==> flow/config.mk <==
export PLATFORM = sky130hd
export DESIGN_NAME = ALU
export DESIGN_NICKNAME = ALU
export VERILOG_FILES = /design/flow/design.v
export SDC_FILE = /design/flow/constraint.sdc
export NUM_CORES = 4
export LEC_CHECK = 0
export CAP_MARGIN = 10
export CORE_MARGIN = 2
export CORE_UTILIZATION = 72
export GPL_TIMING_DRIVEN = 1
export HOLD_SLACK_MARGIN = 0.29
export MAX_ROUTING_LAYER = met4
export PLACE_DENSITY = 0.65
export SLEW_MARGIN = 20
export TNS_END_PERCENT = 80
==> flow/constraint.sdc <==
create_clock -name core_clock -period 8.75 [get_ports {Clk}]
set_input_delay 1.7500 -clock core_clock [delete_from_list [all_inputs] [get_ports {Clk}]]
set_output_delay 1.7500 -clock core_clock [all_outputs]
set_load 0.01 [all_outputs]
==> flow/design.v <==
module ALU (
    input Clk,
    input Reset,
    input [7:0] operand_A, operand_B,
    input [3:0] Sel,
    output [7:0] Out,
    output [3:0] Flag);
    reg [7:0] Result;
    reg [3:0] FlagCpy;
    reg [7:0] nResult;
    reg [3:0] nFlag;
    reg [8:0] extendResult;
    reg [15:0] extendResult1;
    assign Out = Result;
    assign Flag = FlagCpy;
    always @(*)
    begin
        nResult = Result;
        nFlag = FlagCpy;
        extendResult = 9'd0;
        extendResult1 = 16'd0;
        case(Sel)
            4'h0:
                begin
                    extendResult = operand_A + operand_B;
                    if(extendResult >> 8 == 1)
                        nFlag = nFlag | 4'b0010;
                    else
                        nResult = extendResult[7:0];
                end
            4'h1:
                begin
                    if(operand_A < operand_B)
                        nFlag = nFlag | 4'b1000;
                    else
                        nResult = operand_A - operand_B;
                end
            4'h2:
                begin
                    extendResult1 = operand_A * operand_B;
                    if(extendResult1 >> 8 != 0)
                        nFlag = nFlag | 4'b0100;
                    else
                        nResult = operand_A * operand_B;
                    if(nResult == 0)
                        nFlag = nFlag | 4'b0001;
                end
            4'h3:
                begin
                    if(operand_A < operand_B)
                        nFlag = nFlag | 4'b1000;
                    else if(operand_B == 0)
                        nResult = 8'hFF;
                    else
                        nResult = operand_A / operand_B;
                    if(nResult == 0)
                        nFlag = nFlag | 4'b0001;
                end
            4'h4:
                begin
                extendResult1 = operand_A << operand_B;
                if(operand_B > 8 || (operand_A==1&&operand_B==8))
                    nFlag = nFlag | 4'b0010;
                else
                    begin
                    extendResult1 = operand_A << operand_B;
                    if(extendResult1 << 8 != 0)
                        nFlag = nFlag | 4'b0010;
                    else
                        nResult = operand_A << operand_B;
                    end
                if(nResult == 0)
                    nFlag = nFlag | 4'b0001;
                end
            4'h5:
                begin
                nResult = operand_A >> operand_B;
                if(nResult == 0)
                    nFlag = nFlag | 4'b0001;
                if(operand_B > 8 || (operand_B == 8 && operand_A==1) || (operand_B==7&&(operand_A == 2 || operand_A==3)) || operand_B==6&&(operand_A<=7&&operand_A>=4) || operand_B==5&&(operand_A<=15&&operand_A>=8) || operand_B==4&&(operand_A<=31&&operand_A>=16))
                    nFlag = nFlag | 4'b1000;
                end
            4'h6:
                begin
                nResult = operand_A & operand_B;
                if(nResult == 0)
                    nFlag = nFlag | 1;
                end
            4'h7:
                begin
                nResult = operand_A | operand_B;
                if(nResult == 0)
                    nFlag = nFlag | 1;
                end
            4'h8:
                begin
                nResult = operand_A ^ operand_B;
                if(nResult == 0)
                    nFlag = nFlag | 1;
                end
            4'h9:
                begin
                nResult = ~(operand_A ^ operand_B);
                if(nResult == 0)
                    nFlag = nFlag | 1;
                end
            4'hA:
                begin
                nResult = ~(operand_A & operand_B);
                if(nResult == 0)
                    nFlag = nFlag | 1;
                end
            4'hB:
                begin
                nResult = ~(operand_A | operand_B);
                if(nResult == 0)
                    nFlag = nFlag | 1;
                end
            default:
                nResult = 8'h00;
        endcase
    end
    always @(posedge Clk, posedge Reset)
    begin
        if(Reset) begin
            Result <= 8'h00;
            FlagCpy <= 4'b0000;
        end else begin
            Result <= nResult;
            FlagCpy <= nFlag;
        end
    end
endmodule
==> flow/run.sh <==
#!/bin/bash
# the make line also repeats each setting of config.mk as NAME=value (left out here)
make -C /OpenROAD-flow-scripts/flow DESIGN_CONFIG=/design/flow/config.mk WORK_HOME=/design/flow/orfs CLKGATE_MAP_FILE= finish
==> run notes, run 1 <==
Mean instance size in the synthesized netlist: 7.47 µm². The number of cells in Yosys stat was 881; the number of buffer cells added on primary ports was 33. The fraction of the core area occupied by cells at floorplan is 0.748. For the number of distinct standard cells referenced by the synthesized netlist, the log shows 87. The logs give 6590 µm² for the post-synthesis cell area and 881 for the instance count of the mapped netlist. The number of warnings reported in the yosys synthesis log came out at 1. For the number of buffers added to fix hold violations after cts, the log shows 0. Detailed placement finished with a half-perimeter wire length of 18200 µm.

It got as far as global routing (5_1_grt) and failed there. Measured along the y axis, the die boundary spans 99.6 µm. The sum of overflow across all layers after global routing was 3.

Per the CTS log, the buffer count on the longest clock path is 2. With the die width at 99.6 µm, the top-area cell type share of the netlist area is 0.190. The tool reported: "[ERROR GRT-0232] Routing congestion too high. Check the congestion heatmap in the GUI". The count of state elements after synthesis works out to 12.

The run gives 0 for the number of flops mapped to enable cells by yosys. The initialized floorplan defines 34 standard-cell rows. Complex-gate fraction of the synthesized area: 0.253. Among the non-sequential cells, adder cells take the most area. Adder-cell area share of the yosys netlist: 0.306. The tools report the root buffer cell as sky130_fd_sc_hd__clkbuf_8.

The run stopped with a tool error. Among all flip-flop cells after synthesis, the most frequent one is sky130_fd_sc_hd__dfrtp_1. Buffers inserted during clock tree synthesis total 3. The XOR/XNOR share of the synthesized area is 0.0346. TritonCTS reports the number of clock sinks as 12. By count the netlist is led by sky130_fd_sc_hd__nor2_1, sky130_fd_sc_hd__ha_1, sky130_fd_sc_hd__inv_1. sky130_fd_sc_hd__ha_1 takes more of the synthesized area than any other cell. The logs give 1 for the H-tree depth and 9930 µm² for the full die area. The run gives 0.739 as the overall track demand over capacity in global routing. The most frequent cell after synthesis is sky130_fd_sc_hd__nor2_1.

Portion of netlist area occupied by mux cells: 0.0561. The sequential cell area fraction in the yosys report is 0.0456. After synthesis, the cell types taking the most area are sky130_fd_sc_hd__ha_1, sky130_fd_sc_hd__fa_1, sky130_fd_sc_hd__nor2_1. Once placement completed, the tool counted placed cells totaling 1060.

The congestion estimate from routability-driven global placement came to 1.23. 34 I/O pins were placed. The yosys stat chip area is 6590 µm². Simple-gate portion of the synthesized area: 0.225.

The logs give 8810 µm² for the area of the core and 1041 for the post-synthesis net count. The fraction of synthesis flops using an asynchronous set or reset pin works out to 1.00.
## what timing repair did
item / CTS
gates resized: 68
endpoints found under the setup margin: 4
buffers inserted: 18
pin swaps: 39
## per-layer routing
layer | GRT overflow | track usage
met1 | 0 | 0.748
met2 | 1 | 0.912
met3 | 0 | 0.511
met4 | 2 | 0.708
met5 | - | -
## through the flow
| stage | hold slack (ns) | utilization | area, µm² | worst slack, ns |
|---|---|---|---|---|
| after floorplan | 0.501 | - | 6860 | -3.02 |
| after global placement | 0.448 | 0.874 | 7700 | -3.27 |
| after detailed placement | 0.465 | 0.874 | 7700 | -3.87 |
| after CTS | 0.478 | 0.916 | 8060 | -2.58 |
==> run 2: changes to the inputs <==
ABC_AREA = 1   (was default)
CAP_MARGIN = 20   (was 10)
CORE_ASPECT_RATIO = 1.41   (was default)
CTS_CLUSTER_DIAMETER = 400   (was default)
CTS_CLUSTER_SIZE = 98   (was default)
GPL_TIMING_DRIVEN = default   (was 1)
HOLD_SLACK_MARGIN = default   (was 0.29)
MAX_ROUTING_LAYER = default   (was met4)
PLACE_DENSITY = 0.38   (was 0.65)
TNS_END_PERCENT = default   (was 80)
clock period = 6.22 ns   (was 8.75 ns; I/O delays follow)
==> run 2 against run 1 <==
Effect of this change: the flow again stops in global routing (5_1_grt); die area is 8.4% higher; area after synthesis is 8.6% higher; synthesized cell count is 34% higher.
==> run notes, run 2 <==
The run stopped with a tool error. The flow halted during global routing (5_1_grt). The first error in the log reads "[ERROR GRT-0116] Global routing finished with congestion. Check the congestion regions in the DRC Viewer". The root buffer cell is sky130_fd_sc_hd__clkbuf_16. The XOR/XNOR share of the synthesized area was 0.0294 (-0.00520). The instance count after placement with tap cells included was 1444 (+36%); the instance count of the mapped netlist was 1178 (+34%).

I/O pin count: 34 (unchanged). The height of the die works out to 122 µm (+23%). The main area contributors are sky130_fd_sc_hd__ha_1, sky130_fd_sc_hd__nand2_1, sky130_fd_sc_hd__inv_1.

The area after detailed placement came out at 8610 µm² (+12%). Row count: 43 (+26%). The run gives 87.9 µm (-12%) for the die width. The dominant register cell in the synthesized netlist was sky130_fd_sc_hd__dfrtp_1. The run gives 2 (unchanged) as the worst-case clock buffer depth. The adder-cell area share of the yosys netlist works out to 0.281 (-0.0243). The overall track demand over capacity in global routing came out at 0.713.

The run gives 1 (unchanged) as the H-tree depth. The half-perimeter wire length of the detailed placement result is 20600 µm (+13%), and the simple-gate portion of the synthesized area is 0.337 (+0.111). The number of flops mapped to enable cells by yosys works out to 0 (unchanged).

The biggest combinational cell group after synthesis was simple AND/OR/NAND/NOR gates. The portion of netlist area occupied by mux cells works out to 0 (-0.0561). The tools report the fraction of the core area occupied by cells at floorplan as 0.735 (-0.0131). With the count of state elements after synthesis at 12 (unchanged), the full die area is 10800 µm² (+8.4%). The complex-gate fraction of the synthesized area was 0.163 (-0.0899). The global placement routability congestion was 1.12 (-8.6%). The number of cells in Yosys stat is 1178 (+34%).

The fraction of synthesis flops using an asynchronous set or reset pin works out to 1.00 (unchanged). The TritonCTS buffer count came out at 3 (unchanged). The logs give 1338 (+29%) for the post-synthesis net count and 0.0420 (-0.00363) for the sequential cell area fraction in the yosys report.

Most frequent cell after synthesis: sky130_fd_sc_hd__nand2_1. The number of buffer cells added on primary ports is 33 (unchanged). After synthesis, the most frequently instantiated cells are sky130_fd_sc_hd__nand2_1, sky130_fd_sc_hd__inv_1, sky130_fd_sc_hd__ha_1.

With the area of the core at 9740 µm² (+11%), the yosys stat chip area is 7150 µm² (+8.6%). After global routing the overflow that remains totals 9. The number of warnings reported in the yosys synthesis log is 1 (unchanged). The top-area cell type share of the netlist area is 0.175 (-0.0151).

Mean instance size in the synthesized netlist: 6.07 µm² (-19%). The run gives 53 (-39%) for the number of distinct standard cells referenced by the synthesized netlist. The TritonCTS sink count is 12 (unchanged), and the post-synthesis cell area is 7150 µm² (+8.6%). Summed over all instances, the cell type with the most area after synthesis is sky130_fd_sc_hd__ha_1.
==> run 2: what timing repair did <==
action                                  in CTS
setup buffers                               23
hold buffers                                 0
pin swaps                                   63
gates cloned                                 2
resized                                     92
endpoints found under the setup margin       9
==> run 2: metrics by stage <==
stage,setup WS [ns],utilization
4_1_cts,-3.31,0.934
3_5_place_dp,-4.25,0.884
3_3_place_gp,-3.71,0.884
2_1_floorplan,-3.13,-
==> run 2: layer usage <==
layer / GRT overflow / track usage
met5: 0 / 0.172
met4: 4 / 0.706
met3: 0 / 0.508
met2: 5 / 0.932
met1: 0 / 0.694
==> run 3: changes to the inputs <==
ABC_AREA = default   (was 1)
CAP_MARGIN = 10   (was 20)
CORE_ASPECT_RATIO = default   (was 1.41)
CORE_UTILIZATION = 70   (was 72)
CTS_CLUSTER_DIAMETER = default   (was 400)
CTS_CLUSTER_SIZE = default   (was 98)
GPL_TIMING_DRIVEN = 1   (was default)
HOLD_SLACK_MARGIN = -0.1   (was default)
MAX_ROUTING_LAYER = met5   (was default)
PLACE_DENSITY = 0.65   (was 0.38)
SETUP_SLACK_MARGIN = -0.9   (was default)
TNS_END_PERCENT = 80   (was default)
clock period = 12.3 ns   (was 6.22 ns; I/O delays follow)
==> run 3 against run 2 <==
Effect of this change: now fails the layout checks on negative setup slack; synthesized cell count decreased by 25%; area after synthesis fell by 8.0%; die area shrank 5.2%.
==> run notes, run 3 <==
The run gives 0.253 (+0.0899) for the complex-gate fraction of the synthesized area. After detailed routing, the average wire length per cell comes to 22.6 µm. The biggest combinational cell group after synthesis is adder cells. The adder-cell area share of the yosys netlist is 0.306 (+0.0243). The capture point of the worst register-to-register path is recorded as Result[1]. Final hold analysis gives a worst-case slack of 0.458 ns. The flow ran to the end, but the layout failed its checks. Summed over all combinational cells, the power is 644 µW.

Internal power comes to 342 µW. Per the hold report, the tightest min-delay path originates at FlagCpy[2]. The I/O pin count is 34 (unchanged). The run gives 881 (-25%) for the instance count of the mapped netlist. The worst setup path is launched from an input port. The tools report the number of global-route vias before repair as 7509. The post-synthesis net count came out at 1041 (-22%). The logs give 12 (unchanged) for the TritonCTS sink count and 1117 for the net count of the finished layout. The worst-case IR drop observed on VDD is 205 µV.

The endpoint required time on the critical path is 12.45 ns. The routed wire length was 24100 µm. TritonCTS built the clock tree.

Timing would allow up to 0.0721 GHz. The tools report the fraction of the core area occupied by cells at floorplan as 0.716 (-0.0186). With the number of routed nets with antenna violations at 0, the ratio of routed vias to standard cells is 7.16.

The biggest cell delay along the critical path works out to 0.54 ns. For reference, the most critical setup path is categorized as in -> reg. The routed layout has 7637 vias.

Setup violations remaining at the end of the flow were counted as 3. The tools report the number of warnings reported in the yosys synthesis log as 1 (unchanged). With the sequential cell area fraction in the yosys report at 0.0456 (+0.00363), the initial detailed-routing violation count is 941. With the initial antenna violation count at 0, the pin count of the biggest net entering global routing is 33.

On the critical path, the stage with the largest delay is an instance of sky130_fd_sc_hd__or4b_4. Height of the die: 101 µm (-17%). The cell that appears most often on the critical path is sky130_fd_sc_hd__ha_1. The TritonCTS buffer count was 3 (unchanged).

Among all flip-flop cells after synthesis, the most frequent one is sky130_fd_sc_hd__dfrtp_1. The clock latency on the worst-skew pair was 0.24 ns; the worst-case clock buffer depth was 2 (unchanged). Dividing total power by cell area gives a power density of 96.9 nW/µm².

The yosys stat chip area is 6590 µm² (-8.0%). The tools report the worst setup slack before clock tree synthesis as -1.57 ns (+2.68 ns). The run gives 1 (unchanged) for the H-tree depth. Sequential cells consume a total of 53.0 µW. In this run the worst setup path begins at operand_B[7]. XOR/XNOR share of the synthesized area: 0.0346 (+0.00520). With the buffering stage count on the worst path with inverters included at 6, the post-synthesis cell area is 6590 µm² (-8.0%). The final antenna diode tally reported by the flow is 0. For the final database, setup skew stands at 0.00327 ns. The source of the worst register-to-register timing path was Result[1]. The final worst setup slack is -1.56 ns. The run gives 33 (unchanged) for the number of buffer cells added on primary ports.

The worst hold path stage count was 1; the simple-gate portion of the synthesized area was 0.225 (-0.111). The full die area was 10200 µm² (-5.2%). The element type at the critical path end was a flip-flop. The root buffer cell chosen for the clock tree is sky130_fd_sc_hd__clkbuf_8. Along the worst path, the maximum fanout reaches 6.

Failing layout checks were recorded as negative setup slack. For the number of distinct standard cells referenced by the synthesized netlist, the log shows 87 (+64%). Final-report hold violation count: 0.

Clock-pin slew was measured on the worst setup and hold paths at 0.05 ns. Compared with the post-synthesis result, the final layout area differs by 15.9%. The setup slack of the most critical reg-to-reg path was 10.67 ns.

The worst register-to-register path has a depth of 5. The leakage component of the power was reported as 3.48 nW. The run gives 0 as the sum of overflow across all layers after global routing. Setup repair after global routing could not meet its margin everywhere. For reference, the top cells by count after synthesis are sky130_fd_sc_hd__nor2_1, sky130_fd_sc_hd__ha_1, sky130_fd_sc_hd__inv_1. The logs give 0.072 for the power share of the sequential group and 43.0 µW for the power attributed to the clock group.

The portion of netlist area occupied by mux cells is 0.0561 (+0.0561). The tools report the timing endpoint of the critical path as FlagCpy[0]. Most frequent cell after synthesis: sky130_fd_sc_hd__nor2_1.

The logs give 0 (unchanged) for the number of buffers added to fix hold violations after cts and 14.01 ns for the arrival time at the worst endpoint. The first global-routing pass estimated 37200 µm of wire. The path class of the tightest hold or removal check is reg -> reg. In the post-synthesis netlist, the biggest area contributors are sky130_fd_sc_hd__ha_1, sky130_fd_sc_hd__fa_1, sky130_fd_sc_hd__nor2_1. The tools report the switching power of the nets as 398 µW. The run gives 0 (unchanged) for the number of flops mapped to enable cells by yosys.

Among cell families on the critical path, the largest total delay comes from AND-OR/OR-AND gates. The run gives 1.10 (-2.0%) as the global placement routability congestion. With the count of state elements after synthesis at 12 (unchanged), the share of the clock period used by the worst path after layout is 1.13. The run gives 13.86 ns for the final period demand of the worst path. The critical path depth in cells is 50, and the stage-log warning count is 51. With the half-perimeter wire length of the detailed placement result at 18200 µm (-12%), the top-area cell type share of the netlist area is 0.190 (+0.0151). Dominant cell type by area after synthesis: sky130_fd_sc_hd__ha_1. The relative contribution of combinational cells to total power was 0.870. The net switching share of the total power was 0.538; the area of the core was 9200 µm² (-5.6%). With the die width at 101 µm (+15%), the max capacitance violation total is 0. The mean instance size in the synthesized netlist is 7.47 µm² (+23%). Ranked by power, first place goes to combinational logic. The run gives 0 for the remaining design rule violation count.

The worst hold path terminates at FlagCpy[2]. The clock group share of total power is 0.058. The number of cells in Yosys stat came out at 881 (-25%). The run gives 0.292 for the headroom to the max-slew limit. The fraction of synthesis flops using an asynchronous set or reset pin is 1.00 (unchanged). Looking at the max-slew report, the worst-margin pin has a slew of 1.06 ns.

The run gives 0.461 as the overall track demand over capacity in global routing. The run gives 35 (-19%) for the row count. In the final report, the number of pins over their slew limit comes to 0. The number of iterations in the first detailed-routing pass is 8, and the total power after layout is 740 µW.
## run 3: stage by stage
stage                     utilization  instance area [µm²]  instances  TNS (ns)
after detailed placement        0.812                 7460       1058     -3.41
after floorplan                     -                 6610        881     -1.62
after CTS                       0.824                 7580       1066     -1.98
after global placement          0.812                 7460       1058     -1.69
final                           0.830                 7630       1067     -3.38
after global routing            0.830                 7630       1067     -4.28
## run 3: timing repair
| item | CTS | global route |
|---|---|---|
| pin swaps | 5 | 8 |
| endpoints found under the setup margin | 2 | 2 |
| setup buffers | 4 | 2 |
| gates resized | 6 | 10 |
## run 3: metal layers
| metal | up-vias | wire, µm | global-route usage |
|---|---|---|---|
| met5 | - | 0 | 0 |
| li1 | 3324 | - | - |
| met2 | 669 | 10900 | 0.755 |
| met1 | 3454 | 8490 | 0.579 |
| met3 | 190 | 2860 | 0.0756 |
| met4 | 0 | 1820 | 0.253 |
## run 3: cell type report
type	count	area, µm²
Fill cell	599	1560
Inverter	90	342
Clock buffer	4	55.1
Multi-Input combinational cell	734	5840
Sequential cell	12	300
Tap cell	111	139
Timing Repair Buffer	116	957
==> run 4: changes to the inputs <==
ABC_AREA = 1   (was default)
CAP_MARGIN = 20   (was 10)
CORE_UTILIZATION = 72   (was 70)
CTS_CLUSTER_DIAMETER = 205   (was default)
CTS_CLUSTER_SIZE = 98   (was default)
GPL_TIMING_DRIVEN = default   (was 1)
HOLD_SLACK_MARGIN = default   (was -0.1)
MAX_ROUTING_LAYER = default   (was met5)
PLACE_DENSITY = default   (was 0.65)
SETUP_SLACK_MARGIN = default   (was -0.9)
TNS_END_PERCENT = 10   (was 80)
clock period = 13.6 ns   (was 12.3 ns; I/O delays follow)
==> run 4 against run 3 <==
Effect of this change: the run now finishes clean; via count up 5.7%; die area up 5.4%; non-clock buffer count down 69; sequential power down 4.3%; final cell count increased by 24%; worst hold slack improved by 0.029 ns; worst setup slack better by 2.4 ns; clock-buffer cell count fell by 1; area after synthesis increased by 8.6%; register-to-register slack better by 1.1 ns; critical path type unchanged; largest cell class unchanged.
==> run notes, run 4 <==
The stage-log warning count works out to 49 (-3.9%). Worst-path cell with the longest stage delay: sky130_fd_sc_hd__clkdlybuf4s50_1. For the number of iterations in the first detailed-routing pass, the log shows 7 (-1).

The run gives 3 (unchanged) as the TritonCTS buffer count. The initial detailed-routing violation count was 707 (-25%). For reference, the critical path is launched at operand_B[2].

The power attributed to the clock group was 32.2 µW (-25%). After synthesis, the most frequently instantiated cells are sky130_fd_sc_hd__nand2_1, sky130_fd_sc_hd__inv_1, sky130_fd_sc_hd__ha_1. The via count is 8075 (+5.7%), and the pin slew with the least headroom to its limit is 1.04 ns (-0.0236 ns). For the highest attainable clock frequency, the log shows 0.0786 GHz. The source of the worst register-to-register timing path is Result[5].

The tools report the routed wire length as 23000 µm (-4.3%). The post-synthesis net count came out at 1338 (+29%). Among the non-sequential cells, simple AND/OR/NAND/NOR gates take the most area. The I/O pin count is 34 (unchanged), and the number of buffer cells added on primary ports is 33 (unchanged). The share of the clock period used by the worst path after layout is 0.936 (-0.191). The type of the worst setup path was in -> reg. The run gives 0 (unchanged) as the number of buffers added to fix hold violations after cts.

The row count is 36 (+2.9%), and the number of global-route vias before repair is 7631 (+1.6%). The dominant register cell in the synthesized netlist is sky130_fd_sc_hd__dfrtp_1. With the simple-gate portion of the synthesized area at 0.337 (+0.111), the maximum VDD drop is 93.8 µV (-54%). The post-synthesis cell area is 7150 µm² (+8.6%). Number of cells in Yosys stat: 1178 (+34%).

With the number of warnings reported in the yosys synthesis log at 1 (unchanged), the number of distinct standard cells referenced by the synthesized netlist is 53 (-39%). Final period demand of the worst path: 12.73 ns. The tools report the TritonCTS sink count as 12 (unchanged). Timing endpoint of the critical path: Result[0]. The logs give 0 (-6) for the number of gates resized after cts and 37100 µm (-0.20%) for the global-route wire length before repair. The XOR/XNOR share of the synthesized area was 0.0294 (-0.00520); the final count of negative-setup-slack endpoints was 0 (-3). The critical path depth in cells is 68 (+36%). Grouping stages by cell kind, the critical path spends the most delay in AND-OR/OR-AND gates. The fraction of synthesis flops using an asynchronous set or reset pin works out to 1.00 (unchanged).

Setup slack of the most critical reg-to-reg path: 11.81 ns (+1.14 ns). For the clock latency on the worst-skew pair, the log shows 0.24 ns (about the same). STA lists the startpoint of the worst hold path as FlagCpy[1]. The capture point of the worst register-to-register path is recorded as Result[5]. The run gives 0.423 (-0.0385) as the overall track demand over capacity in global routing.

The ratio of routed vias to standard cells is 6.09 (-15%). The count of state elements after synthesis is 12 (unchanged). For the endpoint required time on the critical path, the log shows 13.72 ns (+1.27 ns). Per the run report, area growth between synthesis and finish was 6.61%.

With the maximum fanout along the worst path at 14 (+8), the max capacitance violation total is 0 (unchanged). The run gives 0.595 (+0.0576) for the net switching share of the total power. The height of the die came out at 104 µm (+2.7%).

The most frequent cell after synthesis is sky130_fd_sc_hd__nand2_1. The run gives 0 (unchanged) for the number of flops mapped to enable cells by yosys. The tools report the sort of element at the start of the critical path as an input port.

Remaining design rule violation count: 0 (unchanged). The arrival time at the worst endpoint came out at 12.84 ns (-1.17 ns). Main power-consuming group: combinational logic.

With the instance count of the mapped netlist at 1178 (+34%), the clock slew seen by the registers of the worst setup and hold paths is 0.05 ns (about the same). Final worst setup slack: 0.875 ns (+2.44 ns). The area after detailed placement came out at 7570 µm² (+1.4%). The tools report the internal portion of total power as 273 µW (-20%). The run gives 7150 µm² (+8.6%) for the yosys stat chip area. The area of the core is 9730 µm² (+5.8%). The adder-cell area share of the yosys netlist came out at 0.281 (-0.0243). The flow ran to the end and the layout has no timing, DRC or antenna violations. The complex-gate fraction of the synthesized area was 0.163 (-0.0899). The initial antenna violation count came out at 0 (unchanged). The worst hold path terminates at FlagCpy[1].

With the clock skew after layout at 0.00370 ns (+0.000434 ns), the worst reg-to-reg path cell count is 6 (+1). Portion of netlist area occupied by mux cells: 0 (-0.0561). The worst setup path is captured at a flip-flop. The full die area was 10700 µm² (+5.4%). The run gives 1.18 (+7.8%) as the global placement routability congestion.

The reported combinational group power came out at 593 µW (-7.9%). The final-report hold violation count is 0 (unchanged). The total setup buffers inserted after CTS was 0 (-4); the number of pins with negative max-slew slack in the final report was 0 (unchanged).

The run gives 0.735 (+0.0193) as the fraction of the core area occupied by cells at floorplan. The worst setup slack before clock tree synthesis is 0.341 ns (+1.91 ns). The biggest cell delay along the critical path is 0.40 ns (-0.14 ns).

For the H-tree depth, the log shows 1 (unchanged). The run gives 0 (unchanged) as the sum of overflow across all layers after global routing. The relative contribution of combinational cells to total power is 0.877 (+0.007), and the buffering stage count on the worst path with inverters included is 10 (+4).

TritonCTS built the clock tree. Clock tree synthesis selected as its root buffer the cell sky130_fd_sc_hd__clkbuf_8. For the headroom to the max-slew limit, the log shows 0.301 (+0.00918). The sequential cell area fraction in the yosys report is 0.0420 (-0.00363), and the total leakage power is 4.30 nW (+23%). The sum of negative setup slack came out at 0 ns (+3.38 ns).

The logs give 1356 (+21%) for the net count of the finished layout and 797 (+33%) for the tally of filler cells in the layout. Sorting the Yosys area breakdown by cell type puts at the top sky130_fd_sc_hd__ha_1. The number of routed nets with antenna violations is 0 (unchanged), and the die width is 104 µm (+2.7%).

The pin count of the biggest net entering global routing was 30 (-9.1%). The run gives 50.7 µW (-4.3%) for the sequential cell power. The mean instance size in the synthesized netlist was 6.07 µm² (-19%). The switching power of the nets was 402 µW (+1.1%); the worst hold path stage count was 1 (unchanged). The logs give 0.075 (+0.003) for the power share of the sequential group and 2 (unchanged) for the worst-case clock buffer depth. The tools report the half-perimeter wire length of the detailed placement result as 18300 µm (+0.52%). Among the stages of the critical path, the cell type that occurs most often is sky130_fd_sc_hd__nand2_1. With the clock group share of total power at 0.048 (-0.010), the final standard cell area without fillers is 7630 µm² (about the same). The most critical min-delay path falls under reg -> reg. Top-area cell type share of the netlist area: 0.175 (-0.0151). With the total power after layout at 676 µW (-8.7%), the power per unit of standard cell area is 88.6 nW/µm² (-8.6%). The average wire length per cell after detail routing is 17.4 µm (-23%). Number of diodes: 0 (unchanged).

The main area contributors are sky130_fd_sc_hd__ha_1, sky130_fd_sc_hd__nand2_1, sky130_fd_sc_hd__inv_1.
## run 4: metal layers
layer / share of wire / track usage
met1: 0.38 / 0.552
met3: 0.13 / 0.0761
met4: 0.051 / 0.198
met2: 0.43 / 0.679
met5: 0 / 0
## run 4: stage by stage
stage / utilization / instances / hold slack [ns]
after floorplan: - / 1178 / 0.508
after global placement: 0.778 / 1324 / 0.460
after detailed placement: 0.778 / 1324 / 0.468
after CTS: 0.782 / 1327 / 0.485
after global routing: 0.784 / 1327 / 0.510
final: 0.784 / 1327 / 0.487
## run 4: final cells by class
class	instances	area (µm²)	share of cell area
multi-input cells	901	5810	0.762
inverters	231	871	0.114
flip-flops and latches	12	300	0.0394
repair buffers	47	438	0.0574
clock buffers	3	41.3	0.00541
well taps	133	166	0.0218
==> run 5: changes to the inputs <==
ABC_AREA = default   (was 1)
CAP_MARGIN = 10   (was 20)
CTS_CLUSTER_DIAMETER = default   (was 205)
CTS_CLUSTER_SIZE = default   (was 98)
GPL_ROUTABILITY_DRIVEN = 0   (was default)
GPL_TIMING_DRIVEN = 1   (was default)
MAX_ROUTING_LAYER = met4   (was default)
PLACE_DENSITY = 0.65   (was default)
SETUP_SLACK_MARGIN = 3.11   (was default)
SLEW_MARGIN = 5   (was 20)
TNS_END_PERCENT = 80   (was 10)
clock period = 10.7 ns   (was 13.6 ns; I/O delays follow)
==> run 5 against run 4 <==
Effect of this change: the run now fails in global routing (5_1_grt); die area fell by 7.7%; synthesized cell count shrank 25%; area after synthesis decreased by 8.0%.
==> run notes, run 5 <==
The flow did not finish. The failing step was global routing (5_1_grt). The tool reported: "[ERROR GRT-0232] Routing congestion too high. Check the congestion heatmap in the GUI".

The run gives 880 as the sum of overflow across all layers after global routing. The instance count of the mapped netlist came out at 881 (-25%). For the sequential cell area fraction in the yosys report, the log shows 0.0456 (+0.00363).

The run gives 0.190 (+0.0151) for the top-area cell type share of the netlist area. The complex-gate fraction of the synthesized area was 0.253 (+0.0899); the instance count after placement with tap cells included was 1065 (-20%). The mean instance size in the synthesized netlist is 7.47 µm² (+23%). The synthesis run identifies the leading combinational cell family as adder cells. The run gives 33 (unchanged) for the number of buffer cells added on primary ports.

The number of warnings reported in the yosys synthesis log came out at 1 (unchanged). The yosys stat chip area was 6590 µm² (-8.0%). The biggest area contributor in the post-synthesis netlist is sky130_fd_sc_hd__ha_1. With the area after detailed placement at 7740 µm² (+2.2%), the height of the die is 99.6 µm (-3.9%). For reference, the top cells by area after synthesis are sky130_fd_sc_hd__ha_1, sky130_fd_sc_hd__fa_1, sky130_fd_sc_hd__nor2_1.

The tools report the TritonCTS sink count as 12 (unchanged). The most used flip-flop cell after synthesis is sky130_fd_sc_hd__dfrtp_1. With the adder-cell area share of the yosys netlist at 0.306 (+0.0243), the portion of netlist area occupied by mux cells is 0.0561 (+0.0561).

The post-synthesis cell area is 6590 µm² (-8.0%). The root buffer cell is sky130_fd_sc_hd__clkbuf_8. The overall track demand over capacity in global routing is 1.03. The number of distinct standard cells referenced by the synthesized netlist was 87 (+64%).

The tools report the number of buffers added to fix hold violations after cts as 0 (unchanged). The area of the core was 8810 µm² (-9.5%). Post-synthesis net count: 1041 (-22%).

With the I/O pin count at 34 (unchanged), the die width is 99.6 µm (-3.9%). The XOR/XNOR share of the synthesized area is 0.0346 (+0.00520), and the number of flops mapped to enable cells by yosys is 0 (unchanged). The simple-gate portion of the synthesized area came out at 0.225 (-0.111).

The count of state elements after synthesis was 12 (unchanged). The run gives 2 (unchanged) for the worst-case clock buffer depth. The run gives 34 (-5.6%) as the row count. The run gives 9930 µm² (-7.7%) for the full die area. Most frequent cell after synthesis: sky130_fd_sc_hd__nor2_1. The run gives 0.748 (+0.0125) as the fraction of the core area occupied by cells at floorplan. The TritonCTS buffer count was 3 (unchanged). The run gives 1.00 (unchanged) for the fraction of synthesis flops using an asynchronous set or reset pin.

Yosys reports that the most numerous cell types are sky130_fd_sc_hd__nor2_1, sky130_fd_sc_hd__ha_1, sky130_fd_sc_hd__inv_1. The half-perimeter wire length of the detailed placement result was 18100 µm (-0.71%). The tools report the H-tree depth as 1 (unchanged). The tools report the number of cells in Yosys stat as 881 (-25%).
run 5: through the flow:
step / setup WS [ns] / power, mW / utilization / setup TNS [ns]
2_1_floorplan: -1.46 / 0.562 / - / -3.20
3_3_place_gp: -1.52 / 0.724 / 0.879 / -3.64
3_5_place_dp: -2.08 / 0.759 / 0.879 / -5.24
4_1_cts: -1.19 / 0.834 / 0.929 / -2.71
run 5: timing repair:
| action | in CTS |
|---|---|
| resized | 69 |
| buffers inserted | 32 |
| pin swaps | 44 |
| cloned | 0 |
| endpoints found under the setup margin | 10 |
run 5: layer usage:
metal	global-route usage	GRT overflow
met5	-	-
met4	1.08	152
met3	0.791	29
met2	1.33	667
met1	0.898	32
==> run 6: changes to the inputs <==
ABC_AREA = 1   (was default)
CAP_MARGIN = 0   (was 10)
CELL_PAD_IN_SITES_GLOBAL_PLACEMENT = 2   (was default)
CORE_ASPECT_RATIO = 0.75   (was default)
CORE_UTILIZATION = 30   (was 72)
CTS_CLUSTER_SIZE = 47   (was default)
GPL_ROUTABILITY_DRIVEN = 1   (was 0)
GPL_TIMING_DRIVEN = 0   (was 1)
PLACE_DENSITY = default   (was 0.65)
PLACE_DENSITY_LB_ADDON = 0.06   (was default)
SETUP_SLACK_MARGIN = 4.75   (was 3.11)
SLEW_MARGIN = 25   (was 5)
TNS_END_PERCENT = 20   (was 80)
clock period = 17.0 ns   (was 10.7 ns; I/O delays follow)
==> run 6 against run 5 <==
Effect of this change: now clean on timing, DRC and antenna; area after synthesis increased by 8.6%; die area grew to 2.5 times the previous value; synthesized cell count increased by 34%.
==> run notes, run 6 <==
After filler insertion, the fill cell instance count of the layout stands at 2536. Detailed routing placed a total of 1440 µm of wire on met3. The timing report notes that buffer and inverter cells on the critical path total 14. In this run the worst setup path begins at operand_B[6]. The number of pins with negative max-slew slack in the final report was 0.

In the final routed layout, each cell accounts on average for 18.4 µm. The source of the worst register-to-register timing path is Result[5]. In the post-synthesis netlist, the cell with the most instances is sky130_fd_sc_hd__nand2_1.

After synthesis, the most frequently instantiated cells are sky130_fd_sc_hd__nand2_1, sky130_fd_sc_hd__inv_1, sky130_fd_sc_hd__ha_1. According to the timing report, the data required time at the worst endpoint equals 17.18 ns. Per the summary, power density relative to cell area is 67.3 nW/µm².

The tools report the clock group share of total power as 0.078. The run gives 1431 as the net count of the finished layout. The number of warnings reported in the yosys synthesis log was 1 (unchanged); the yosys stat chip area was 7150 µm² (+8.6%). The run gives 12400 µm for the routed length on met2. STA lists the endpoint of the worst register-to-register path as Result[5]. Headroom to the max-slew limit: 0.291. The XOR/XNOR share of the synthesized area was 0.0294 (-0.00520); the clock latency on the worst-skew pair was 0.24 ns. By startpoint and endpoint, the worst setup path is classified as in -> reg. For the power share of the sequential group, the log shows 0.064.

The logs give 12 (unchanged) for the TritonCTS sink count and 4.75 nW for the total leakage power. Checking hold timing, the worst path is listed with class reg -> reg. The flow reports an fmax of 0.0834 GHz. STA puts the critical path data arrival time at 12.17 ns. Setup repair after global routing could not meet its margin everywhere.

The clock skew after layout is 0.00164 ns. The critical path depth in cells came out at 70. On the critical path the largest part of the delay comes from AND-OR/OR-AND gates. After detailed routing, the number of remaining DRC violations is 0. The run gives 0 as the initial antenna violation count. Setup slack on the worst reg-to-reg path comes out at 15.52 ns.

The run gives 48 (+41%) for the row count. The complex-gate fraction of the synthesized area is 0.163 (-0.0899). STA lists the startpoint of the worst hold path as FlagCpy[1]. Summed over all sequential cells, the power is 39.5 µW. The run finished with no timing, DRC or antenna violations. Along the worst path, the maximum fanout reaches 7. Overall track demand over capacity in global routing: 0.234. The sort of element at the start of the critical path was an input port.

The first detailed-routing pass took 5 iterations. The run gives 0.858 for the relative contribution of combinational cells to total power. The run gives 7850 µm² (+1.5%) for the area after detailed placement. The timing report gives the clock slew at the launch and capture registers of the worst setup and hold paths as 0.04 ns. The uppermost layer routed is met4. The die width is 182 µm (+83%), and the area occupied by registers is 300 µm². Biggest combinational cell group after synthesis: simple AND/OR/NAND/NOR gates. Full die area: 25100 µm² (+150%).

Sorting the synthesized cells by area gives the leading types as sky130_fd_sc_hd__ha_1, sky130_fd_sc_hd__nand2_1, sky130_fd_sc_hd__inv_1. Worst-case clock buffer depth: 2 (unchanged). For the H-tree depth, the log shows 1 (unchanged). The post-synthesis cell area is 7150 µm² (+8.6%), and the power attributed to the clock group is 48.1 µW. The logs give 0.0420 (-0.00363) for the sequential cell area fraction in the yosys report and 7970 for the via count. The maximum VDD drop is 35.8 µV, and the utilization of the core after routing is 0.396. With the stage-log warning count at 48, the height of the die is 138 µm (+38%). The ratio of routed vias to standard cells was 5.08; the area of combinational cells with multiple inputs was 6490 µm². The run gives 0 as the number of diodes. The run gives 0 for the final-report hold violation count. The fraction of synthesis flops using an asynchronous set or reset pin is 1.00 (unchanged), and the internal portion of total power is 276 µW. The final period demand of the worst path works out to 11.99 ns. TritonCTS built the clock tree. The most critical setup path has its endpoint at FlagCpy[0]. The worst hold path stage count is 1.

For this run, the final setup violation count is recorded as 0. The mean instance size in the synthesized netlist was 6.07 µm² (-19%). After detailed routing, the wire length on met1 is 15000 µm. The run gives 1178 (+34%) for the number of cells in Yosys stat. The net switching share of the total power is 0.553. At the pin with the least slew margin, the transition time is 1.05 ns. The routed wire length was 29000 µm. The share of the clock period used by the worst path after layout is 0.705. The cell that appears most often on the critical path is sky130_fd_sc_hd__nand2_2. With fillers left out, the area of the finished cells amounts to 9180 µm². The main power-consuming group is combinational logic. The number of distinct standard cells referenced by the synthesized netlist is 53 (-39%), and the count of state elements after synthesis is 12 (unchanged).

The total power after layout was 617 µW. For the fraction of the core area occupied by cells at floorplan, the log shows 0.309 (-0.439). The instance count of the mapped netlist came out at 1178 (+34%). The run gives 0.281 (-0.0243) for the adder-cell area share of the yosys netlist. Summed over all combinational cells, the power is 530 µW.

The dominant cell type by area after synthesis was sky130_fd_sc_hd__ha_1. The run gives 32 (-3.0%) for the number of buffer cells added on primary ports. Measured in cells, the most critical reg-to-reg path has a length of 6. The slowest stage of the critical path is the sky130_fd_sc_hd__ha_1 cell. The switching power of the nets came out at 341 µW. The half-perimeter wire length of the detailed placement result is 22800 µm (+26%). For the area of the core, the log shows 23200 µm² (+160%). The TritonCTS buffer count came out at 3 (unchanged). The run gives 0 (unchanged) as the number of buffers added to fix hold violations after cts. Among all flip-flop cells after synthesis, the most frequent one is sky130_fd_sc_hd__dfrtp_1. Nets still carrying antenna violations after routing amount to 0.

Between the synthesized netlist and the finished layout, the area growth was recorded as 28.3%. The simple-gate portion of the synthesized area works out to 0.337 (+0.111). With the top-area cell type share of the netlist area at 0.175 (-0.0151), the max capacitance violation total is 0. The portion of netlist area occupied by mux cells is 0 (-0.0561), and the global-route wire length before repair is 43600 µm. The global route stage reports its total congestion overflow as 0.

With the I/O pin count at 34 (unchanged), the global placement routability congestion is 0.887. Setup total negative slack on the finished layout was measured at 0 ns. With the pin count of the biggest net entering global routing at 19, the post-synthesis net count is 1338 (+29%). STA classifies the critical path endpoint as a flip-flop. Across all hold checks on the routed design, the worst slack comes to 0.468 ns. Biggest cell delay along the critical path: 0.30 ns. Terminating pin of the worst hold path: FlagCpy[1].

The number of flops mapped to enable cells by yosys works out to 0 (unchanged). The initial detailed-routing violation count was 639. The root buffer cell chosen for the clock tree is sky130_fd_sc_hd__clkbuf_16.

The number of global-route vias before repair is 7324.
-- run 6: timing repair --
action,in CTS,in global routing
setup buffers,27,27
cloned,1,1
endpoints found under the setup margin,4,3
hold endpoints to repair,0,0
pin swaps,29,80
resized,111,120
-- run 6: through the flow --
stage                     std cells  setup slack (ns)
after floorplan                1178              4.90
after detailed placement       1510              1.15
final                          1570              5.01
after global placement         1510              1.17
after CTS                      1542              4.75
after global routing           1570              4.34
-- run 6: final cells by class --
type	count	share of cell area
buffer	34	0.0304
clock buffer	4	0.00968
inverter	231	0.0976
multi-input combinational	901	0.708
sequential	12	0.0327
tap	300	0.0409
timing repair buffer	88	0.0809
-- run 6: layer usage --
layer,vias up,track usage
li1,3998,-
met1,3774,0.355
met2,186,0.351
met3,12,0.0209
met4,0,0.0112
met5,-,-
==> run 7: changes to the inputs <==
ABC_AREA = 0   (was 1)
CAP_MARGIN = 20   (was 0)
CELL_PAD_IN_SITES_GLOBAL_PLACEMENT = 3   (was 2)
CORE_ASPECT_RATIO = 1.54   (was 0.75)
CORE_UTILIZATION = 16   (was 30)
CTS_CLUSTER_DIAMETER = 109   (was default)
CTS_CLUSTER_SIZE = default   (was 47)
GPL_ROUTABILITY_DRIVEN = default   (was 1)
GPL_TIMING_DRIVEN = default   (was 0)
MAX_ROUTING_LAYER = default   (was met4)
PLACE_DENSITY_LB_ADDON = default   (was 0.06)
SETUP_SLACK_MARGIN = default   (was 4.75)
SLEW_MARGIN = 20   (was 25)
TNS_END_PERCENT = default   (was 20)
clock period = 20.4 ns   (was 17.0 ns; I/O delays follow)
==> run 7 against run 6 <==
Effect of this change: critical path depth shrank 20; synthesized cell count shrank 25%; total power shrank 30%; worst hold slack lost 0.0087 ns; sequential power shrank 14%; die area grew 71%; largest cell class unchanged; largest power group unchanged.
==> run notes, run 7 <==
For the total power after layout, the log shows 429 µW (-30%). The run gives 3.63 ns (-1.38 ns) as the final worst setup slack. The tools report the worst hold path startpoint as FlagCpy[2]. Fraction of the core area occupied by cells at floorplan: 0.162 (-0.147).

The run gives 0.190 (+0.0151) for the top-area cell type share of the netlist area. Initial antenna violation count: 0 (unchanged). The run gives 39.9 µV (+12%) for the maximum VDD drop. The worst setup path is captured at a flip-flop. The run gives 56.3 nW/µm² (-16%) for the power per unit of standard cell area. The worst-path cell with the longest stage delay is sky130_fd_sc_hd__clkdlybuf4s50_1. The setup path with the least slack is of type in -> reg. The run gives 0 (-100%) as the number of gates resized after cts. For the setup slack of the most critical reg-to-reg path, the log shows 18.49 ns (+2.97 ns). The net switching share of the total power works out to 0.545 (-0.00757). TritonCTS built the clock tree. The cell type that accounts for the most area after synthesis is sky130_fd_sc_hd__ha_1.

The run gives 46600 µm (+6.8%) as the global-route wire length before repair. The worst setup path is launched from an input port. The smallest clock period supported by the final layout is computed as 16.77 ns.

The power share of the sequential group was 0.079 (+0.015). The logs give 0.830 (-6.4%) for the global placement routability congestion and 0 ns (unchanged) for the sum of negative setup slack. The area of the core came out at 40700 µm² (+76%). The reported combinational group power was 360 µW (-32%); the tally of non-filler cells in the final layout was 1412 (-10%). For the pin count of the biggest net entering global routing, the log shows 36 (+17).

The TritonCTS sink count was 12 (unchanged); the fraction of synthesis flops using an asynchronous set or reset pin was 1.00 (unchanged). The run gives 17 (+12) for the number of iterations in the first detailed-routing pass. The net count of the finished layout came out at 1057 (-26%). The run gives 0.839 (-0.019) for the relative contribution of combinational cells to total power. The run gives 3.45 ns (+2.30 ns) as the worst setup slack before clock tree synthesis. The yosys stat chip area was 6590 µm² (-8.0%); the number of flops mapped to enable cells by yosys was 0 (unchanged). Headroom to the max-slew limit: 0.440 (+0.148). With the clock group share of total power at 0.082 (+0.004), the number of buffer cells added on primary ports is 33 (+3.1%). The run gives 87 (+64%) as the number of distinct standard cells referenced by the synthesized netlist.

For the worst reg-to-reg path, the startpoint reported by OpenROAD is Result[1]. Overall track demand over capacity in global routing: 0.143 (-0.0913). The complex-gate fraction of the synthesized area came out at 0.253 (+0.0899). Total setup buffers inserted after CTS: 0 (-100%).

Total leakage power: 3.18 nW (-33%). The number of global-route vias before repair is 7211 (-1.5%), and the critical path depth in cells is 50 (-29%). The internal portion of total power came out at 195 µW (-29%).

The tools report the H-tree depth as 1 (unchanged). The run gives 7540 µm² (-3.9%) for the area after detailed placement. Number of buffers added to fix hold violations after cts: 0 (unchanged).

The sequential cell area fraction in the yosys report is 0.0456 (+0.00363), and the initial detailed-routing violation count is 303 (-53%). With the power attributed to the clock group at 35.1 µW (-27%), the height of the die is 256 µm (+86%). The final-report hold violation count was 0 (unchanged). The ratio of routed vias to standard cells was 4.79 (-5.6%). The run gives 0.187 (-0.209) as the utilization of the core after routing. The tools report the terminating pin of the worst hold path as FlagCpy[2]. The sequential cell power was 33.9 µW (-14%); the worst hold path stage count was 1 (unchanged). Die width: 167 µm (-8.1%).

The clock latency on the worst-skew pair was 0.24 ns (about the same). The mean instance size in the synthesized netlist is 7.47 µm² (+23%). The commonest register cell is sky130_fd_sc_hd__dfrtp_1. The run gives 1 (unchanged) as the number of warnings reported in the yosys synthesis log. The worst-case clock buffer depth is 2 (unchanged). The number of cells in Yosys stat was 881 (-25%); the endpoint required time on the critical path was 20.52 ns (+3.34 ns).

The buffering stage count on the worst path with inverters included was 3 (-11); the max capacitance violation total was 0 (unchanged). The post-synthesis cell area is 6590 µm² (-8.0%). The arrival time at the worst endpoint came out at 16.89 ns (+4.72 ns). With the I/O pin count at 34 (unchanged), the final worst hold slack is 0.460 ns (-0.00874 ns). With the portion of netlist area occupied by mux cells at 0.0561 (+0.0561), the area overhead of the layout relative to synthesis is 15.7%. The most frequent cell after synthesis was sky130_fd_sc_hd__nor2_1.

The reg-to-reg endpoint was Result[1]. The via count is 6766 (-15%). The class of the most critical hold timing path was reg -> reg.

The run gives 0 (unchanged) for the final count of negative-setup-slack endpoints. The adder-cell area share of the yosys netlist is 0.306 (+0.0243). The instance count after placement with tap cells included came out at 1409 (-6.7%).

CTS placed an instance of sky130_fd_sc_hd__clkbuf_16 at the clock tree root. The full die area is 42800 µm² (+71%), and the final standard cell area without fillers is 7620 µm² (-17%). Derived from the worst setup path, the maximum achievable clock frequency is 0.0596 GHz. The flow ran to the end and the layout has no timing, DRC or antenna violations. The maximum fanout along the worst path works out to 10 (+3). Largest delay contributor family on the critical path: AND-OR/OR-AND gates.

The switching power of the nets was 234 µW (-31%); the row count was 92 (+92%). The logs give 881 (-25%) for the instance count of the mapped netlist and 1041 (-22%) for the post-synthesis net count. The sum of overflow across all layers after global routing was 0 (unchanged). For the TritonCTS buffer count, the log shows 3 (unchanged). The launch point of the critical path was reported as operand_B[7]. Setup repair after global routing left no endpoint under its margin. The worst reg-to-reg path cell count came out at 5 (-1). The pin slew with the least headroom to its limit works out to 0.838 ns (-0.212 ns). Sorting the synthesized cells by area gives the leading types as sky130_fd_sc_hd__ha_1, sky130_fd_sc_hd__fa_1, sky130_fd_sc_hd__nor2_1. Main power-consuming group: combinational logic. Clock skew after layout: 0.00233 ns (+0.000691 ns). Count of state elements after synthesis: 12 (unchanged). Biggest cell delay along the critical path: 0.70 ns (+0.40 ns).

The clock slew seen by the registers of the worst setup and hold paths is 0.04 ns (about the same), and the stage-log warning count is 47 (-2.1%). The half-perimeter wire length of the detailed placement result is 25000 µm (+9.7%), and the share of the clock period used by the worst path after layout is 0.822 (+0.117). The run gives 0.225 (-0.111) for the simple-gate portion of the synthesized area. The dominant cell type by count on the critical path was sky130_fd_sc_hd__ha_1.

The routed wire length came out at 30700 µm (+6.1%). The run gives 0 (unchanged) as the remaining design rule violation count. The number of diodes was 0 (unchanged); the number of routed nets with antenna violations was 0 (unchanged).

After synthesis, the most frequently instantiated cells are sky130_fd_sc_hd__nor2_1, sky130_fd_sc_hd__ha_1, sky130_fd_sc_hd__inv_1. The run gives 21.8 µm (+18%) for the average wire length per cell after detail routing. According to the timing report, the critical path is captured at Result[0]. With the XOR/XNOR share of the synthesized area at 0.0346 (+0.00520), the number of pins with negative max-slew slack in the final report is 0 (unchanged).

Among the non-sequential cells, adder cells take the most area.
## run 7: area by class of cell
cell class                      instances  area [µm²]
Multi-Input combinational cell        734        5760
Sequential cell                        12         300
Clock buffer                            3        75.1
Inverter                               90         338
Timing Repair Buffer                   56         503
Tap cell                              517         647
Fill cell                            4691       33100
## run 7: routing by layer
layer  routed length, µm  global-route usage  up-vias
met3                 641             0.00727       39
met1               12000               0.159     3387
met4                 916              0.0401        0
li1                    -                   -     3219
met2               17100               0.287      121
met5                   0                   0        -
==> run 8: changes to the inputs <==
ABC_AREA = default   (was 0)
CAP_MARGIN = 40   (was 20)
CELL_PAD_IN_SITES_GLOBAL_PLACEMENT = default   (was 3)
CORE_ASPECT_RATIO = default   (was 1.54)
CORE_UTILIZATION = 72   (was 16)
CTS_CLUSTER_DIAMETER = default   (was 109)
GPL_TIMING_DRIVEN = 1   (was default)
MAX_ROUTING_LAYER = met4   (was default)
PLACE_DENSITY = 0.65   (was default)
SETUP_SLACK_MARGIN = -0.24   (was default)
TNS_END_PERCENT = 80   (was default)
clock period = 8.68 ns   (was 20.4 ns; I/O delays follow)
==> run 8 against run 7 <==
Effect of this change: the run now fails in global routing (5_1_grt); area after synthesis is the same; die area fell by 77%; synthesized cell count is the same.
==> run notes, run 8 <==
The flow did not finish. Per the run summary, the flow got no further than global routing (5_1_grt). The first error in the log reads "[ERROR GRT-0232] Routing congestion too high. Check the congestion heatmap in the GUI". The simple-gate portion of the synthesized area is 0.225 (unchanged). The I/O pin count is 34 (unchanged), and the sequential cell area fraction in the yosys report is 0.0456 (unchanged). The portion of netlist area occupied by mux cells works out to 0.0561 (unchanged). The instance count after placement with tap cells included is 1062 (-25%).

The run gives 881 (unchanged) for the number of cells in Yosys stat. Per the synthesis report, the dominant area consumer among library cells is sky130_fd_sc_hd__ha_1. The tools report the sum of overflow across all layers after global routing as 7. The fraction of synthesis flops using an asynchronous set or reset pin was 1.00 (unchanged). The run gives 0.764 for the overall track demand over capacity in global routing. Yosys stat chip area: 6590 µm² (unchanged). The adder-cell area share of the yosys netlist was 0.306 (unchanged); the instance count of the mapped netlist was 881 (unchanged).

The tools report the number of warnings reported in the yosys synthesis log as 1 (unchanged). The run gives 0.748 (+0.586) for the fraction of the core area occupied by cells at floorplan. The run gives 0 (unchanged) for the number of flops mapped to enable cells by yosys.

With the XOR/XNOR share of the synthesized area at 0.0346 (unchanged), the post-synthesis net count is 1041 (unchanged). The die width works out to 99.6 µm (-41%). The tools report the global placement routability congestion as 1.23 (+48%). The count of state elements after synthesis is 12 (unchanged).

The number of buffers added to fix hold violations after cts came out at 0 (unchanged). The commonest cells after synthesis are sky130_fd_sc_hd__nor2_1, sky130_fd_sc_hd__ha_1, sky130_fd_sc_hd__inv_1. The run gives 12 (unchanged) for the TritonCTS sink count. Root buffer cell: sky130_fd_sc_hd__clkbuf_8. The tools report the worst-case clock buffer depth as 2 (unchanged).

By area, the combinational part of the netlist is dominated by adder cells. Post-synthesis cell area: 6590 µm² (unchanged). With the area of the core at 8810 µm² (-78%), the H-tree depth is 1 (unchanged).

The complex-gate fraction of the synthesized area is 0.253 (unchanged). Top-area cell type share of the netlist area: 0.190 (unchanged). With the number of buffer cells added on primary ports at 33 (unchanged), the mean instance size in the synthesized netlist is 7.47 µm² (unchanged). Ranked by total cell area, the synthesized netlist is headed by sky130_fd_sc_hd__ha_1, sky130_fd_sc_hd__fa_1, sky130_fd_sc_hd__nor2_1. The full die area was 9930 µm² (-77%); the height of the die was 99.6 µm (-61%). The most frequent cell after synthesis was sky130_fd_sc_hd__nor2_1.

With the TritonCTS buffer count at 3 (unchanged), the row count is 34 (-63%). The half-perimeter wire length of the detailed placement result was 18100 µm (-27%); the number of distinct standard cells referenced by the synthesized netlist was 87 (unchanged). Dominant register cell in the synthesized netlist: sky130_fd_sc_hd__dfrtp_1.
run 8: per-layer routing:
layer  GRT overflow  track usage
met4              5        0.736
met5              -            -
met2              1        0.921
met3              1        0.585
met1              0        0.755
run 8: metrics by stage:
stage / power [mW] / TNS, ns / utilization / setup WS, ns / instance area (µm²)
after floorplan: 0.693 / -8.68 / - / -3.07 / 6860
after global placement: 0.887 / -9.91 / 0.875 / -3.33 / 7710
after detailed placement: 0.938 / -12.30 / 0.876 / -3.99 / 7710
after CTS: 1.04 / -8.18 / 0.921 / -2.87 / 8110
run 8: repair_timing:
item | CTS
endpoints found under the setup margin | 4
pin swaps | 47
buffers inserted | 24
resized | 64
==> run 9: changes to the inputs <==
CAP_MARGIN = 20   (was 40)
CORE_UTILIZATION = 58   (was 72)
GPL_TIMING_DRIVEN = default   (was 1)
MAX_ROUTING_LAYER = default   (was met4)
PLACE_DENSITY = default   (was 0.65)
SETUP_SLACK_MARGIN = default   (was -0.24)
TNS_END_PERCENT = default   (was 80)
clock period = 11.0 ns   (was 8.68 ns; I/O delays follow)
==> run 9 against run 8 <==
Effect of this change: now fails the layout checks on negative setup slack; synthesized cell count stayed put; die area rose by 23%; area after synthesis unchanged.
==> run notes, run 9 <==
The first global-routing pass estimated 39900 µm of wire. The number of pins with negative max-slew slack in the final report was 0; the XOR/XNOR share of the synthesized area was 0.0346 (unchanged). The net switching share of the total power was 0.506; the via count was 7789.

Among the stages of the critical path, the cell type that occurs most often is sky130_fd_sc_hd__buf_4. Counting instances in the post-synthesis netlist gives the leading cell types as sky130_fd_sc_hd__nor2_1, sky130_fd_sc_hd__ha_1, sky130_fd_sc_hd__inv_1. The run gives 0 for the remaining design rule violation count. The tree is rooted in a sky130_fd_sc_hd__clkbuf_16. The script computed a power per unit cell area of 107 nW/µm².

For the worst-case clock buffer depth, the log shows 2 (unchanged). The tools report the number of iterations in the first detailed-routing pass as 8. Tally of non-filler cells in the final layout: 1120.

The row count is 38 (+12%), and the relative contribution of combinational cells to total power is 0.845. The headroom to the max-slew limit is 0.197, and the portion of netlist area occupied by mux cells is 0.0561 (unchanged). Setup slack of the most critical reg-to-reg path: 9.32 ns.

The endpoint identified for the worst register-to-register timing path is Result[1]. The fraction of synthesis flops using an asynchronous set or reset pin works out to 1.00 (unchanged). The main area contributors are sky130_fd_sc_hd__ha_1, sky130_fd_sc_hd__fa_1, sky130_fd_sc_hd__nor2_1. The highest attainable clock frequency is 0.0817 GHz. For the full die area, the log shows 12200 µm² (+23%).

Critical path depth in cells: 52. The top-area cell type share of the netlist area works out to 0.190 (unchanged). The post-synthesis net count was 1041 (unchanged); the number of buffer cells added on primary ports was 33 (unchanged). For the clock latency on the worst-skew pair, the log shows 0.25 ns. The H-tree depth was 1 (unchanged); the max capacitance violation total was 0. The run gives 7697 as the number of global-route vias before repair.

The net count of the finished layout is 1141. STA puts the critical path data required time at 11.11 ns. Summed over all nets, the switching power comes to 448 µW. The run gives 1091 (+2.7%) for the instance count after placement with tap cells included.

The critical path contains buffers and inverters numbering 8 combined. The die width was 111 µm (+11%). The run gives 0 (unchanged) for the number of buffers added to fix hold violations after cts. Final-report hold violation count: 0.

TritonCTS built the clock tree. Number of cells in Yosys stat: 881 (unchanged). The number of warnings reported in the yosys synthesis log is 1 (unchanged). STA classifies the critical path endpoint as a flip-flop. The worst hold path stage count is 1. The worst hold path startpoint is FlagCpy[3]. The leakage component of the power was reported as 3.69 nW. The terminating pin of the worst hold path was FlagCpy[3]. The maximum VDD drop came out at 211 µV. The mean instance size in the synthesized netlist was 7.47 µm² (unchanged). The group that draws the most power in this run is combinational logic. The dominant cell type by area after synthesis was sky130_fd_sc_hd__ha_1. The instance count of the mapped netlist is 881 (unchanged).

The tools report the pin count of the biggest net entering global routing as 34. Looking at the cell usage after synthesis, the top flip-flop cell is sky130_fd_sc_hd__dfrtp_1. The worst reg-to-reg path cell count is 5, and the post-synthesis cell area is 6590 µm² (unchanged). The count of nets left with antenna violations once routing finished came out at 0. The run gives 1.11 for the share of the clock period used by the worst path after layout.

The run gives 0.000813 ns as the clock skew after layout. The simple-gate portion of the synthesized area was 0.225 (unchanged). On the final layout, the worst hold slack is 0.473 ns. The checks that failed were negative setup slack. The reported combinational group power was 748 µW.

In this design, the stage delay of the slowest critical-path cell is 0.54 ns. The worst setup path is launched from an input port. The clock slew seen by the registers of the worst setup and hold paths is 0.05 ns, and the I/O pin count is 34 (unchanged). Setup repair after global routing could not meet its margin everywhere. The fraction of the core area occupied by cells at floorplan was 0.602 (-0.146).

The type of the worst setup path was in -> reg. The number of flops mapped to enable cells by yosys is 0 (unchanged). Per the STA report, the cell with the highest stage delay on the worst path is sky130_fd_sc_hd__or4b_4. Biggest combinational cell group after synthesis: adder cells. According to the timing report, the critical path is captured at FlagCpy[0]. Summed over all layers, the routed wires come to 26000 µm.

The complex-gate fraction of the synthesized area came out at 0.253 (unchanged). The final period demand of the worst path is 12.24 ns. For the half-perimeter wire length of the detailed placement result, the log shows 18300 µm (+1.1%). The tightest min-delay check is of the reg -> reg type. At the worst endpoint, the arrival time is 12.35 ns.

The run gives 87 (unchanged) as the number of distinct standard cells referenced by the synthesized netlist. Using the TritonRoute via totals, the vias-per-cell ratio works out to 6.95. The yosys stat chip area was 6590 µm² (unchanged). The area of the core came out at 10900 µm² (+24%). Most frequent cell after synthesis: sky130_fd_sc_hd__nor2_1. With the adder-cell area share of the yosys netlist at 0.306 (unchanged), the sequential cell area fraction in the yosys report is 0.0456 (unchanged). The run gives -1.24 ns for the final worst setup slack. For this block, the initial DRC count from the detailed router was 1300. Per report_power, the Clock row totals 77.5 µW. The initial antenna violation count is 0. Recorded from the global router log, the overflow total was 0. The script logs the mean routed wire length per placed instance as 23.2 µm. Power attributed to sequential cells is 60.3 µW. The flow ran to the end, but the layout failed its checks. Per the finish-stage timing summary, setup violations number 3. In the routed netlist, the antenna diode instances number 0. In the power breakdown, the internal column shows 438 µW. Source of the worst register-to-register timing path: Result[1]. The run gives 12 (unchanged) for the TritonCTS sink count. The TritonCTS buffer count came out at 3 (unchanged). The launch point of the critical path was operand_B[3]. With the clock group share of total power at 0.087, the count of state elements after synthesis is 12 (unchanged). The global placement routability congestion was 0.991 (-19%). The overall track demand over capacity in global routing was 0.398. Per STA, the worst path accumulates the most delay in the family AND-OR/OR-AND gates.

Max fanout on the critical path was recorded as 7. The power share of the sequential group is 0.068. For the pin with the worst max-slew slack, the measured transition is 1.19 ns. The area overhead of the layout relative to synthesis works out to 26.2%. The number of warnings reported in the stage logs is 52. The height of the die is 111 µm (+11%).
[run 9: stage by stage]
| step | cell area [µm²] | setup TNS [ns] | total power [mW] | utilization | setup slack (ns) |
|---|---|---|---|---|---|
| floorplan | 6860 | -2.48 | 0.547 | - | -1.22 |
| CTS | 8110 | -2.06 | 0.834 | 0.742 | -0.999 |
| finish | 8310 | -2.71 | 0.886 | 0.760 | -1.24 |
| global route | 8310 | -3.54 | 0.956 | 0.760 | -1.54 |
| detailed placement | 7730 | -4.85 | 0.729 | 0.707 | -1.93 |
| global placement | 7730 | -3.09 | 0.705 | 0.707 | -1.32 |
[run 9: area by class of cell]
class	count	area [µm²]
clock buffer	4	88.8
fill	793	2620
inverter	90	342
tap	140	175
multi-input combinational	734	6270
sequential	12	300
timing repair buffer	140	1140
[run 9: per-layer routing]
metal | up-vias | part of all wire | global-route usage
met5 | - | 0 | 0
met4 | 0 | 0.075 | 0.217
met3 | 199 | 0.12 | 0.0697
met2 | 608 | 0.44 | 0.632
met1 | 3610 | 0.37 | 0.514
li1 | 3372 | - | -
[run 9: repair_timing]
item,in CTS,in global routing
buffers inserted,18,7
resized,58,29
endpoints found under the setup margin,3,3
pin swaps,40,30
==> run 10: changes to the inputs <==
CORE_UTILIZATION = 65   (was 58)
SETUP_SLACK_MARGIN = -0.65   (was default)
clock period = 11.9 ns   (was 11.0 ns; I/O delays follow)
==> run 10 against run 9 <==
Effect of this change: the layout still fails its checks (negative setup slack); die area decreased by 10%; largest cell class unchanged; combinational power is 8.8% lower; worst hold slack lost 0.0017 ns; largest power group unchanged; area after synthesis is the same.
==> run notes, run 10 <==
The adder-cell area share of the yosys netlist came out at 0.306 (unchanged). With the number of routed nets with antenna violations at 0 (unchanged), the number of diodes is 0 (unchanged). The fraction of synthesis flops using an asynchronous set or reset pin is 1.00 (unchanged), and the critical path depth in cells is 52 (unchanged). The run gives 786 µW (-11%) as the total power after layout. Per the hold report, the tightest min-delay path originates at FlagCpy[2]. With the overall track demand over capacity in global routing at 0.425 (+0.0262), the global-route wire length before repair is 37600 µm (-5.7%).

CTS placed an instance of sky130_fd_sc_hd__clkbuf_8 at the clock tree root. The dominant cell type by count on the critical path was sky130_fd_sc_hd__o21a_1. The power share of the sequential group is 0.071 (+0.003). Setup slack of the most critical reg-to-reg path: 10.19 ns (+0.87 ns). The routed design could run at a clock period as short as 12.70 ns.

The clock latency on the worst-skew pair was 0.25 ns (about the same). The worst-case clock buffer depth is 2 (unchanged), and the number of pins with negative max-slew slack in the final report is 0 (unchanged). Per the timing report, the most critical flop-to-flop path originates at Result[1].

The run gives 3 (-5) for the buffering stage count on the worst path with inverters included. Ratio of routed vias to standard cells: 7.24 (+4.1%). The synthesis report lists the most area-consuming cells as sky130_fd_sc_hd__ha_1, sky130_fd_sc_hd__fa_1, sky130_fd_sc_hd__nor2_1. The pin slew with the least headroom to its limit is 1.04 ns (-0.150 ns). The violated checks flagged are negative setup slack.

The tools report the initial detailed-routing violation count as 1263 (-2.8%). The power per unit of standard cell area was 99.1 nW/µm² (-7.1%). The final count of negative-setup-slack endpoints was 2 (-1); the half-perimeter wire length of the detailed placement result was 18200 µm (-0.52%). The internal portion of total power was 365 µW (-17%); the sequential cell power was 55.7 µW (-7.6%).

The run gives 0.51 ns (-0.03 ns) for the biggest cell delay along the critical path. The synthesis run shows the most used standard cells to be sky130_fd_sc_hd__nor2_1, sky130_fd_sc_hd__ha_1, sky130_fd_sc_hd__inv_1. For reference, the top logic cell family by area is adder cells.

The full die area came out at 11000 µm² (-10%). The worst setup slack before clock tree synthesis is -1.36 ns (+0.570 ns). The flow measured a signed area growth from synthesis to layout of 20.4%. The portion of netlist area occupied by mux cells works out to 0.0561 (unchanged).

In this run the worst setup path begins at operand_B[7]. The worst-path cell with the longest stage delay was sky130_fd_sc_hd__or4b_4. The met1 layer wirelength in the final routing is 8880 µm (-7.6%). The logs give 9820 µm² (-10%) for the area of the core and 881 (unchanged) for the number of cells in Yosys stat.

The number of global-route vias before repair was 7576 (-1.6%). The top-area cell type share of the netlist area was 0.190 (unchanged); the I/O pin count was 34 (unchanged). With the instance count of the mapped netlist at 881 (unchanged), the XOR/XNOR share of the synthesized area is 0.0346 (unchanged).

STA shows the worst min-delay path finishing at FlagCpy[2]. With the routed wire length at 25900 µm (-0.64%), the number of flops mapped to enable cells by yosys is 0 (unchanged). In the setup report, the worst path falls into the class in -> reg.

The run gives 0.807 (+0.0474) as the utilization of the core after routing. With the endpoint required time on the critical path at 12.04 ns (+0.93 ns), the tally of filler cells in the layout is 651 (-18%). The run gives 87 (unchanged) for the number of distinct standard cells referenced by the synthesized netlist. The headroom to the max-slew limit was 0.302 (+0.105); the mean instance size in the synthesized netlist was 7.47 µm² (unchanged). The count of state elements after synthesis was 12 (unchanged). Setup repair after global routing could not meet its margin everywhere. Complex-gate fraction of the synthesized area: 0.253 (unchanged). Element type at the critical path end: a flip-flop. The run finished, with violations left. With the stage-log warning count at 50 (-3.8%), the net count of the finished layout is 1116 (-2.2%). The via count was 7880 (+1.2%). The run gives 1.07 (-0.0451) for the share of the clock period used by the worst path after layout. The sort of element at the start of the critical path was an input port. Sum of overflow across all layers after global routing: 0 (unchanged). Following the worst setup path forward leads to its endpoint at Result[0]. With the power attributed to the clock group at 48.2 µW (-38%), the routed length on met3 is 3460 µm (+12%). The group that draws the most power in this run is combinational logic. The pin count of the biggest net entering global routing is 33 (-2.9%), and the maximum fanout along the worst path is 9 (+2). The tools report the number of iterations in the first detailed-routing pass as 8 (unchanged). The maximum VDD drop came out at 203 µV (-4.1%). The clock skew after layout is 0.000298 ns (-0.000515 ns). Clock slew seen by the registers of the worst setup and hold paths: 0.06 ns (about the same). The simple-gate portion of the synthesized area is 0.225 (unchanged), and the average wire length per cell after detail routing is 23.8 µm (+2.3%). Net switching share of the total power: 0.535 (+0.0291). Looking at the reg2reg group, the worst path ends at Result[1]. The arrival time at the worst endpoint is 12.84 ns (+0.49 ns), and the worst hold path stage count is 1 (unchanged). The number of buffer cells added on primary ports was 33 (unchanged); the routed length on met2 was 11300 µm (-0.54%).

The TritonCTS sink count is 12 (unchanged). The run gives 1.06 (+6.7%) as the global placement routability congestion. Derived from the worst setup path, the maximum achievable clock frequency is 0.0787 GHz.

The run gives 105 µm (-5.3%) for the die width. Sum of negative setup slack: -1.53 ns (+1.18 ns). The final worst setup slack came out at -0.800 ns (+0.436 ns). Class of the most critical hold timing path: reg -> reg. Looking at the gate-level netlist, the highest instance count belongs to sky130_fd_sc_hd__nor2_1. The height of the die came out at 105 µm (-5.3%). Remaining design rule violation count: 0 (unchanged). The uppermost layer routed was met5. The tools report the max capacitance violation total as 0 (unchanged). The switching power of the nets is 420 µW (-6.2%). TritonCTS built the clock tree.

The dominant cell type by area after synthesis is sky130_fd_sc_hd__ha_1. Per STA, the worst path accumulates the most delay in the family AND-OR/OR-AND gates. Worst reg-to-reg path cell count: 5 (unchanged).
## run 10: cell type report
| class | count | area (µm²) | share of cell area |
|---|---|---|---|
| Tap cell | 133 | 166 | 0.0210 |
| Sequential cell | 12 | 300 | 0.0379 |
| Timing Repair Buffer | 115 | 940 | 0.119 |
| Inverter | 90 | 342 | 0.0431 |
| Clock buffer | 4 | 55.1 | 0.00694 |
| Multi-Input combinational cell | 734 | 6130 | 0.773 |
## run 10: timing repair
| item | in CTS | in global routing |
|---|---|---|
| gates resized | 14 | 48 |
| pin swaps | 12 | 34 |
| setup buffers | 6 | 5 |
| endpoints found under the setup margin | 2 | 2 |
| hold endpoints to repair | 0 | 0 |
## run 10: stage by stage
step,std cells,area [µm²],hold slack (ns)
floorplan,881,6730,0.501
global placement,1074,7530,0.447
detailed placement,1074,7530,0.457
finish,1088,7930,0.471
CTS,1083,7670,0.471
global route,1088,7930,0.502
## run 10: routing by layer
metal	track usage	up-vias
li1	-	3328
met1	0.519	3611
met2	0.689	715
met3	0.0948	224
met4	0.241	2
met5	0	-
Power and IR drop assume default switching activity.
